== run A ==
==> flow/design.v <==
`timescale 1 ns / 1 ps
module ame_sobel_filter #(
    parameter LINE_DATA_BITS = 7,
    parameter COMP_DATA_BITS = 8
) (
    input logic clk_i,
    input logic rst_n_i,
    input  logic comp_init_i,
    output logic comp_done_o,
    input logic [5:0] [LINE_DATA_BITS-1:0] line_data_i,
    output logic [3:0] [3:0] [COMP_DATA_BITS-1:0] comp_data_o
);
typedef enum logic [2:0] {
    IDLE   = 3'b000,
    COMP_1 = 3'b001,
    COMP_2 = 3'b010,
    COMP_3 = 3'b011,
    COMP_4 = 3'b100,
    COMP_5 = 3'b101,
    COMP_6 = 3'b110
} state_t;
state_t ctl_sta;
logic [5:0] [1:0] [COMP_DATA_BITS-1:0] line_data;
logic [3:0] [3:0] [COMP_DATA_BITS-1:0] comp_data;
typedef enum logic {
    DATA_1 = 1'b0,
    DATA_2 = 1'b1
} comp_data_t;
generate
    for (genvar i = 0; i < 6; i++) begin: comp_block
        assign line_data[i][DATA_1] = line_data_i[i];
        assign line_data[i][DATA_2] = line_data_i[i] << 1;
    end
endgenerate
logic comp_done;
assign comp_done_o = comp_done;
assign comp_data_o = comp_data;
always_ff @(posedge clk_i or negedge rst_n_i)
begin
    if (!rst_n_i) begin
        ctl_sta <= IDLE;
        comp_done <= 'b0;
        comp_data <= 'b0;
    end else begin
        case (ctl_sta)
            IDLE:
                ctl_sta <= comp_init_i ? COMP_1 : ctl_sta;
            COMP_1:
                ctl_sta <= COMP_2;
            COMP_2:
                ctl_sta <= COMP_3;
            COMP_3:
                ctl_sta <= COMP_4;
            COMP_4:
                ctl_sta <= COMP_5;
            COMP_5:
                ctl_sta <= COMP_6;
            COMP_6:
                ctl_sta <= comp_init_i ? COMP_1 : IDLE;
            default:
                ctl_sta <= IDLE;
        endcase
        comp_done <= (ctl_sta == COMP_6);
        case (ctl_sta)
            IDLE:
                comp_data <= 'b0;
            COMP_1: begin
                comp_data[0][0] <= - line_data[0][DATA_1] - line_data[1][DATA_2] - line_data[2][DATA_1];
                comp_data[1][0] <= - line_data[1][DATA_1] - line_data[2][DATA_2] - line_data[3][DATA_1];
                comp_data[2][0] <= - line_data[2][DATA_1] - line_data[3][DATA_2] - line_data[4][DATA_1];
                comp_data[3][0] <= - line_data[3][DATA_1] - line_data[4][DATA_2] - line_data[5][DATA_1];
            end
            COMP_2: begin
                comp_data[0][1] <= - line_data[0][DATA_1] - line_data[1][DATA_2] - line_data[2][DATA_1];
                comp_data[1][1] <= - line_data[1][DATA_1] - line_data[2][DATA_2] - line_data[3][DATA_1];
                comp_data[2][1] <= - line_data[2][DATA_1] - line_data[3][DATA_2] - line_data[4][DATA_1];
                comp_data[3][1] <= - line_data[3][DATA_1] - line_data[4][DATA_2] - line_data[5][DATA_1];
            end
            COMP_3: begin
                comp_data[0][0] <= comp_data[0][0] + line_data[0][DATA_1] + line_data[1][DATA_2] + line_data[2][DATA_1];
                comp_data[1][0] <= comp_data[1][0] + line_data[1][DATA_1] + line_data[2][DATA_2] + line_data[3][DATA_1];
                comp_data[2][0] <= comp_data[2][0] + line_data[2][DATA_1] + line_data[3][DATA_2] + line_data[4][DATA_1];
                comp_data[3][0] <= comp_data[3][0] + line_data[3][DATA_1] + line_data[4][DATA_2] + line_data[5][DATA_1];
                comp_data[0][2] <= - line_data[0][DATA_1] - line_data[1][DATA_2] - line_data[2][DATA_1];
                comp_data[1][2] <= - line_data[1][DATA_1] - line_data[2][DATA_2] - line_data[3][DATA_1];
                comp_data[2][2] <= - line_data[2][DATA_1] - line_data[3][DATA_2] - line_data[4][DATA_1];
                comp_data[3][2] <= - line_data[3][DATA_1] - line_data[4][DATA_2] - line_data[5][DATA_1];
            end
            COMP_4: begin
                comp_data[0][1] <= comp_data[0][1] + line_data[0][DATA_1] + line_data[1][DATA_2] + line_data[2][DATA_1];
                comp_data[1][1] <= comp_data[1][1] + line_data[1][DATA_1] + line_data[2][DATA_2] + line_data[3][DATA_1];
                comp_data[2][1] <= comp_data[2][1] + line_data[2][DATA_1] + line_data[3][DATA_2] + line_data[4][DATA_1];
                comp_data[3][1] <= comp_data[3][1] + line_data[3][DATA_1] + line_data[4][DATA_2] + line_data[5][DATA_1];
                comp_data[0][3] <= - line_data[0][DATA_1] - line_data[1][DATA_2] - line_data[2][DATA_1];
                comp_data[1][3] <= - line_data[1][DATA_1] - line_data[2][DATA_2] - line_data[3][DATA_1];
                comp_data[2][3] <= - line_data[2][DATA_1] - line_data[3][DATA_2] - line_data[4][DATA_1];
                comp_data[3][3] <= - line_data[3][DATA_1] - line_data[4][DATA_2] - line_data[5][DATA_1];
            end
            COMP_5: begin
                comp_data[0][2] <= comp_data[0][2] + line_data[0][DATA_1] + line_data[1][DATA_2] + line_data[2][DATA_1];
                comp_data[1][2] <= comp_data[1][2] + line_data[1][DATA_1] + line_data[2][DATA_2] + line_data[3][DATA_1];
                comp_data[2][2] <= comp_data[2][2] + line_data[2][DATA_1] + line_data[3][DATA_2] + line_data[4][DATA_1];
                comp_data[3][2] <= comp_data[3][2] + line_data[3][DATA_1] + line_data[4][DATA_2] + line_data[5][DATA_1];
            end
            COMP_6: begin
                comp_data[0][3] <= comp_data[0][3] + line_data[0][DATA_1] + line_data[1][DATA_2] + line_data[2][DATA_1];
                comp_data[1][3] <= comp_data[1][3] + line_data[1][DATA_1] + line_data[2][DATA_2] + line_data[3][DATA_1];
                comp_data[2][3] <= comp_data[2][3] + line_data[2][DATA_1] + line_data[3][DATA_2] + line_data[4][DATA_1];
                comp_data[3][3] <= comp_data[3][3] + line_data[3][DATA_1] + line_data[4][DATA_2] + line_data[5][DATA_1];
            end
            default:
                comp_data <= 'b0;
        endcase
    end
end
endmodule
export LEC_CHECK = 0
export ABC_AREA = 1
export CAP_MARGIN = 20
export CELL_PAD_IN_SITES_DETAIL_PLACEMENT = 2
export CORE_MARGIN = 2
export CORE_UTILIZATION = 40
export GPL_TIMING_DRIVEN = 1
export HOLD_SLACK_MARGIN = -0.01
export SLEW_MARGIN = 10
create_clock -name core_clock -period 2.4 [get_ports {clk_i}]
run.sh (not shown) runs the stock make flow with config.mk's settings and CLKGATE_MAP_FILE=.
As the logs show, run A stopped at 3_5_place_dp after a tool error, so it never reached the end of the flow.
[inputs] run B vs run A
Settings: CORE_UTILIZATION: 40 -> 50; CELL_PAD_IN_SITES_DETAIL_PLACEMENT: 2 -> unset; HOLD_SLACK_MARGIN: -0.01 -> unset; SLEW_MARGIN: 10 -> 20; ABC_AREA: 1 -> unset; GPL_TIMING_DRIVEN: 1 -> unset; the clock period (ns, I/O delays scaled along): 2.4 -> 4.3.
--- outcome ---
Diff run A -> run B | synthesized cell count | decrease of 663. What run A reported for net count after synthesis has to be multiplied by 0.73 to get the figure for run B. Taking run B as 1.0, run A lands at 1.4 on area of the die. Run B vs run A: yosys synthesis chip area down by a little under 10%. The final layout from run B, which completed every stage, passed the timing, DRC and antenna checks at the end of the flow. Synthesized-area fraction occupied by xor and xnor cells ends up higher on run B. Run B: pre-placement core utilization higher than run A. Global placement routability congestion, run B and run A, higher one = run A. Cell total in the yosys stat output ends up lower on run B. Run B: adder and majority gate portion of the synthesized area is 3.0 points higher than what run A reported. Comparing run B and run A, unique cell type count in the Yosys netlist is lower on run A.
## Diff of input files: run C against run B
Settings: CORE_UTILIZATION changed from 50 to 72; PLACE_DENSITY newly set to 0.95; the clock period (ns, I/O delays scaled along) changed from 4.3 to 3.11.
Results
What ended run C was a tool error in 4_1_cts; the run never finished.
Diff run B..run C | count of buffers from port buffering | unchanged
Run C reports a lower core region area than run B does.
When the final numbers for run B and run C were put side by side, the die outline area turned out to be greater in run B.
The simple logic cell fraction of the synthesized area of run B and that of run C are within noise of each other.
[inputs] run D vs run C
Settings: putting CTS_CLUSTER_SIZE at 31 where nothing was set; putting CTS_CLUSTER_DIAMETER at 49 where nothing was set; swapping 3.11 for 3.67 in the clock period (ns, I/O delays scaled along).
==> results <==
Run D terminated abnormally: 5_1_grt reported GRT-0116.
Run D vs run C: final weighted congestion of routability-driven global placement down by a little under 10%
Cell total after placement (higher): run D
Status: post-synthesis compound-gate area fraction parity (run C, run D)
Placed standard-cell area essentially unchanged between run C and run D.
Going from run C to run D, area of the placeable core essentially unchanged; sum of net half-perimeters after detailed placement fell 0.62%; worst slack after detailed placement increased by 0.47 ns relative to the old numbers.
Comparing run C against run D, there is no change at all in netlist area before placement.
[inputs] run E vs run D
Settings: SETUP_SLACK_MARGIN: unset -> 1.02; CORE_UTILIZATION: 72 -> 70; CTS_CLUSTER_SIZE: 31 -> unset; PLACE_DENSITY: 0.95 -> unset.
==> comparison <==
FAIL run E @ 4_1_cts: tool exited with error. Re number of distinct library cells after synthesis: no difference whatsoever between run D and run E. Run E — worst setup timing slack at the placement stage 0.14 ns higher, run D as reference. Taking run D as the reference, in run E share of flip-flops with an asynchronous set or reset after synthesis held steady, final estimated routing congestion in global placement shrank by 1.6%.
